Design test_wrapper, start of the top module:
module test_wrapper #(
	parameter SYS_VERSION = 41,
	parameter WIDTH = 16,
	parameter NUM_SUB_MON = 3
)(
	input clk,
	input reset,
	input       [5:0] slave_address,
	input             slave_read,
	input             slave_write,
	input      [31:0] slave_writedata,
	output reg [31:0] slave_readdata,
	output [WIDTH-1:0] dut_a,
	output [WIDTH-1:0] dut_b,
	input  [WIDTH-1:0] dut_out
);
	reg  [31:0] d_hpc_ctrl;
	wire [31:0] o_hpc_datctr;
	wire [31:0] o_hpc_errctr;
	wire [31:0] o_hpc_sysver;
	wire [31:0] o_hpc_dutdelay;
	reg  [31:0] i_hpc_fselect;
	reg  [31:0] i_hpc_fmanual_a;
	reg  [31:0] i_hpc_fmanual_b;
	reg  [31:0] i_hpc_fbitset_a;
	reg  [31:0] i_hpc_fbitset_b;
	reg  [31:0] i_hpc_fbitclr_a;
	reg  [31:0] i_hpc_fbitclr_b;
	reg  [31:0] o_hpc_maxacc;
	reg  [31:0] o_hpc_minacc;
	localparam D_CTRL_ADDR     = 6'h00;
	localparam O_SYSVER_ADDR   = 6'h04;
	localparam I_FSELECT_ADDR    = 6'h10;
	localparam I_FMANUAL_A_ADDR  = 6'h14;
	localparam I_FMANUAL_B_ADDR  = 6'h18;
  ...
Size in the first run: roughly 790 flip-flops, roughly 31000 um2 of cells after synthesis.
make LEC_CHECK=0 ABC_AREA=1 CAP_MARGIN=10 CELL_PAD_IN_SITES_DETAIL_PLACEMENT=1 CELL_PAD_IN_SITES_GLOBAL_PLACEMENT=2 CORE_ASPECT_RATIO=1.83 CORE_MARGIN=2 CORE_UTILIZATION=69 CTS_CLUSTER_SIZE=64 MAX_ROUTING_LAYER=met5 MIN_ROUTING_LAYER=met2 PLACE_DENSITY_LB_ADDON=0.23 SETUP_SLACK_MARGIN=0.02 SLEW_MARGIN=20 finish   # period 2.34 ns
run.sh (not shown) runs the stock make flow with config.mk's settings and CLKGATE_MAP_FILE=.
The starting point ended with an error in 3_1_place_gp_skip_io (FLW-0024).
Change:
==> flow/config.mk (replaced) <==
export PLATFORM = sky130hd
export DESIGN_NAME = test_wrapper
export DESIGN_NICKNAME = test_wrapper
export VERILOG_FILES = /design/flow/design.v
export SDC_FILE = /design/flow/constraint.sdc
export NUM_CORES = 4
export LEC_CHECK = 0
export CAP_MARGIN = 20
export CORE_MARGIN = 2
export CORE_UTILIZATION = 58
export SETUP_SLACK_MARGIN = 0.58
export SLEW_MARGIN = 20
==> flow/constraint.sdc (replaced) <==
create_clock -name core_clock -period 2.12 [get_ports {clk}]
set_input_delay 0.4240 -clock core_clock [delete_from_list [all_inputs] [get_ports {clk}]]
set_output_delay 0.4240 -clock core_clock [all_outputs]
set_load 0.01 [all_outputs]
Effect: Now the flow completed and failed the layout checks on setup timing. Die area is higher by roughly a tenth. Area after synthesis decreases by a few percent. Synthesized cell count decreases by a quarter to a third.
Change:
--- a/flow/config.mk
+++ b/flow/config.mk
@@ -9,4 +9,3 @@
 export CORE_MARGIN = 2
-export CORE_UTILIZATION = 58
-export SETUP_SLACK_MARGIN = 0.58
+export CORE_UTILIZATION = 11
 export SLEW_MARGIN = 20
==> flow/constraint.sdc (replaced) <==
create_clock -name core_clock -period 3.73 [get_ports {clk}]
set_input_delay 0.7460 -clock core_clock [delete_from_list [all_inputs] [get_ports {clk}]]
set_output_delay 0.7460 -clock core_clock [all_outputs]
set_load 0.01 [all_outputs]
Effect:
- The changed run finished with timing, DRC and antenna clean
- critical path depth is unchanged
- clock power is lower by 41%
- cell area came out lower by 1.5%
- register-to-register slack improves by 0.99 ns
- power came out lower by 42%
- global-route usage is lower by 22 points
- non-clock buffer count shrinks by 270
- sequential share of layout area came out higher by 0.44 points
- wire length goes up by 6.6%
- via count decreases by 8.3%
- fmax goes down by 21%
Change:
--- a/flow/config.mk
+++ b/flow/config.mk
@@ -7,5 +7,8 @@
 export LEC_CHECK = 0
+export ABC_AREA = 1
 export CAP_MARGIN = 20
 export CORE_MARGIN = 2
-export CORE_UTILIZATION = 11
+export CORE_UTILIZATION = 40
+export HOLD_SLACK_MARGIN = -0.09
+export SETUP_SLACK_MARGIN = 0.59
 export SLEW_MARGIN = 20
==> flow/constraint.sdc (replaced) <==
create_clock -name core_clock -period 3.0 [get_ports {clk}]
set_input_delay 0.6000 -clock core_clock [delete_from_list [all_inputs] [get_ports {clk}]]
set_output_delay 0.6000 -clock core_clock [all_outputs]
set_load 0.01 [all_outputs]
What happened:
- via count is higher by 28%
- power rises by 27%
- final cell count drops by 23%
- clock-buffer cell count came out higher by 35
- routed wire length rose by 5.1%
- hold slack gains 0.016 ns
- synthesized cell count went up by 40%

* * *

Starting RTL as in the previous note.
clock: 2.08 ns
lec_check: 0
cap_margin: 10
core_margin: 2
core_utilization: 72
cts_cluster_diameter: 381
cts_cluster_size: 32
hold_slack_margin: 0.29
place_density: 0.64
setup_slack_margin: -0.16
slew_margin: 20
The first run finished but failed the layout checks on negative setup slack.
==> next run, changes <==
- CAP_MARGIN: 10 -> 20
- CORE_UTILIZATION: 72 -> 40
- CTS_CLUSTER_DIAMETER: 381 -> unset
- CTS_CLUSTER_SIZE: 32 -> unset
- HOLD_SLACK_MARGIN: 0.29 -> unset
- PLACE_DENSITY: 0.64 -> unset
- SETUP_SLACK_MARGIN: -0.16 -> unset
- clock period: 2.08 -> 2.8 ns (I/O delays scaled with it)
- The new run produced a clean layout
- routed wire length decreases by about 3.3%
- area after synthesis does not change
- synthesized cell count is unchanged

* * *

test_wrapper again, from the RTL that the note above started with.
make LEC_CHECK=0 CAP_MARGIN=30 CELL_PAD_IN_SITES_GLOBAL_PLACEMENT=0 CORE_ASPECT_RATIO=1.0 CORE_MARGIN=2 CORE_UTILIZATION=72 CTS_CLUSTER_DIAMETER=27 CTS_CLUSTER_SIZE=22 GPL_TIMING_DRIVEN=1 PLACE_DENSITY=0.7 SETUP_SLACK_MARGIN=0.62 SLEW_MARGIN=25 TNS_END_PERCENT=100 finish   # period 2.48 ns
The starting point aborted during global routing (5_1_grt), error GRT-0232.
Then changed:
CAP_MARGIN = 20   (was 30)
CELL_PAD_IN_SITES_GLOBAL_PLACEMENT = unset   (was 0)
CORE_ASPECT_RATIO = unset   (was 1.0)
CORE_UTILIZATION = 64   (was 72)
CTS_CLUSTER_DIAMETER = unset   (was 27)
CTS_CLUSTER_SIZE = unset   (was 22)
GPL_TIMING_DRIVEN = unset   (was 1)
PLACE_DENSITY = unset   (was 0.7)
SETUP_SLACK_MARGIN = unset   (was 0.62)
SLEW_MARGIN = 20   (was 25)
TNS_END_PERCENT = unset   (was 100)
clock period = 2.12 ns   (was 2.48 ns; I/O delays follow)
This time the run completed and failed the layout checks on setup timing. Die size came out higher by roughly a tenth. Synthesized area does not change. Synthesized cell count is unchanged.
Then changed:
CORE_UTILIZATION = 72   (was 64)
CTS_CLUSTER_SIZE = 50   (was unset)
HOLD_SLACK_MARGIN = -0.1   (was unset)
PLACE_DENSITY = 0.76   (was unset)
clock period = 3.12 ns   (was 2.12 ns; I/O delays follow)
What happened: The new run completed without violations; worst setup slack improves by 0.55 ns; clock skew hardly moves; sequential power went down by 32%; maximum frequency came out lower by 16%; worst hold slack hardly moves; non-clock buffer count came out lower by 196; clock-buffer cell count is higher by 12; cell area decreases by 7.7%; core utilization is higher by 2.5 points.
Then changed:
CTS_CLUSTER_SIZE = 31   (was 50)
HOLD_SLACK_MARGIN = -0.09   (was -0.1)
PLACE_DENSITY = 0.64   (was 0.76)
SETUP_SLACK_MARGIN = 0.42   (was unset)
clock period = 1.55 ns   (was 3.12 ns; I/O delays follow)
The changed run aborted during clock tree synthesis (4_1_cts), error DPL-0033.
Die size stays the same.
Area after synthesis stays the same.
Synthesized cell count is unchanged.
Then changed:
CORE_UTILIZATION = 33   (was 72)
CTS_CLUSTER_SIZE = unset   (was 31)
HOLD_SLACK_MARGIN = unset   (was -0.09)
PLACE_DENSITY = unset   (was 0.64)
SETUP_SLACK_MARGIN = unset   (was 0.42)
clock period = 2.8 ns   (was 1.55 ns; I/O delays follow)
The changed run produced a clean layout.
Die size grows by 120%.
Synthesized area is unchanged.
Synthesized cell count stays the same.
Then changed:
CORE_UTILIZATION = 40   (was 33)
SETUP_SLACK_MARGIN = 0.16   (was unset)
What happened:
- The new run completed without violations
- total power stays flat
- core utilization rose by 8.0 points
- worst setup slack gets better by 0.048 ns
- die area goes down by 17%
- worst hold slack gets better by 0.011 ns
- critical path depth came out higher by 1
- non-clock buffer count shrinks by 11
- count of clock-buffer cells in the layout drops by 4

* * *

build 43:
Starting RTL as in the previous note.
export LEC_CHECK = 0
export CAP_MARGIN = 20
export CORE_MARGIN = 2
export CORE_UTILIZATION = 72
export CTS_CLUSTER_SIZE = 31
export HOLD_SLACK_MARGIN = -0.09
export SETUP_SLACK_MARGIN = -0.17
export SLEW_MARGIN = 20
create_clock -name core_clock -period 1.75 [get_ports {clk}]
Build 43 had finished all stages when the layout checks came back failing, citing negative setup slack.
## Diff of input files: build 36 against build 43
Settings: swapping -0.17 for -0.16 in SETUP_SLACK_MARGIN; putting PLACE_DENSITY at 0.64 where nothing was set; swapping 1.75 for 1.55 in the clock period (ns, I/O delays scaled along).
[summary]
- Synthesized area: build 43 vs build 36 identical
- Re area inside the core boundary: no difference whatsoever between build 43 and build 36.
- Adder-cell area share of the yosys netlist came out exactly the same in build 36 and build 43.
- FAIL build 36 @ global routing: tool exited with error
- Reported for build 36 and build 43, synthesized cell count turned out identical to the last digit.
- Build 43 → build 36: number of CTS-inserted buffers up 2, number of cells upsized or downsized after cts picked up an extra 50%, placer congestion estimate about even.
diff inputs: build 36 => build 84
Settings: a deleted PLACE_DENSITY that had been 0.64; a deleted SETUP_SLACK_MARGIN that had been -0.16; a change of the clock period (ns, I/O delays scaled along) from 1.55 to 2.21.
Notes after the runs:
The final report for build 84 shows a completed flow and a layout that fails verification, specifically negative setup slack. Post-place instance area shrinks by a few percent when moving from build 36 to build 84. [compare] base=build 36 new=build 84: total placed cells including tap cells has decreased, buffer count from post-CTS setup fixing fell 46, die size did not really move.
## Diff of input files: build 18 against build 84
Settings: clearing HOLD_SLACK_MARGIN, which used to be -0.09; swapping 31 for 50 in CTS_CLUSTER_SIZE; putting PLACE_DENSITY at 0.76 where nothing was set; swapping 2.21 for 2.94 in the clock period (ns, I/O delays scaled along).
## What came out
Sort build 84 and build 18 by final area, ascending, and build 18 comes first. Lower mean number of vias per cell was reported by build 84, not build 18. In build 18 relative to build 84, clock network power had gone down by more than 10%. Non-clock buffer count, build 84 and build 18, higher one = build 84. Setup TNS is lower on build 84. Build 18 ended up with a higher smallest setup slack after layout than build 84 did. When build 18 is set beside build 84, its register-to-register slack turns out to be 260 ps larger. When build 18 is measured against build 84, its met3 layer wire length in the routed design turns out 2.1% higher. Compared to build 84, build 18 has combinational fraction of design power 0.2 points lower. Build 18 | stages: all done | timing, DRC, antenna: all pass. Build 84 → build 18: routed wire length has decreased, hold slack climbed 9.7 ps.
Power figures rest on the tool's default switching activity, not on a simulated workload.
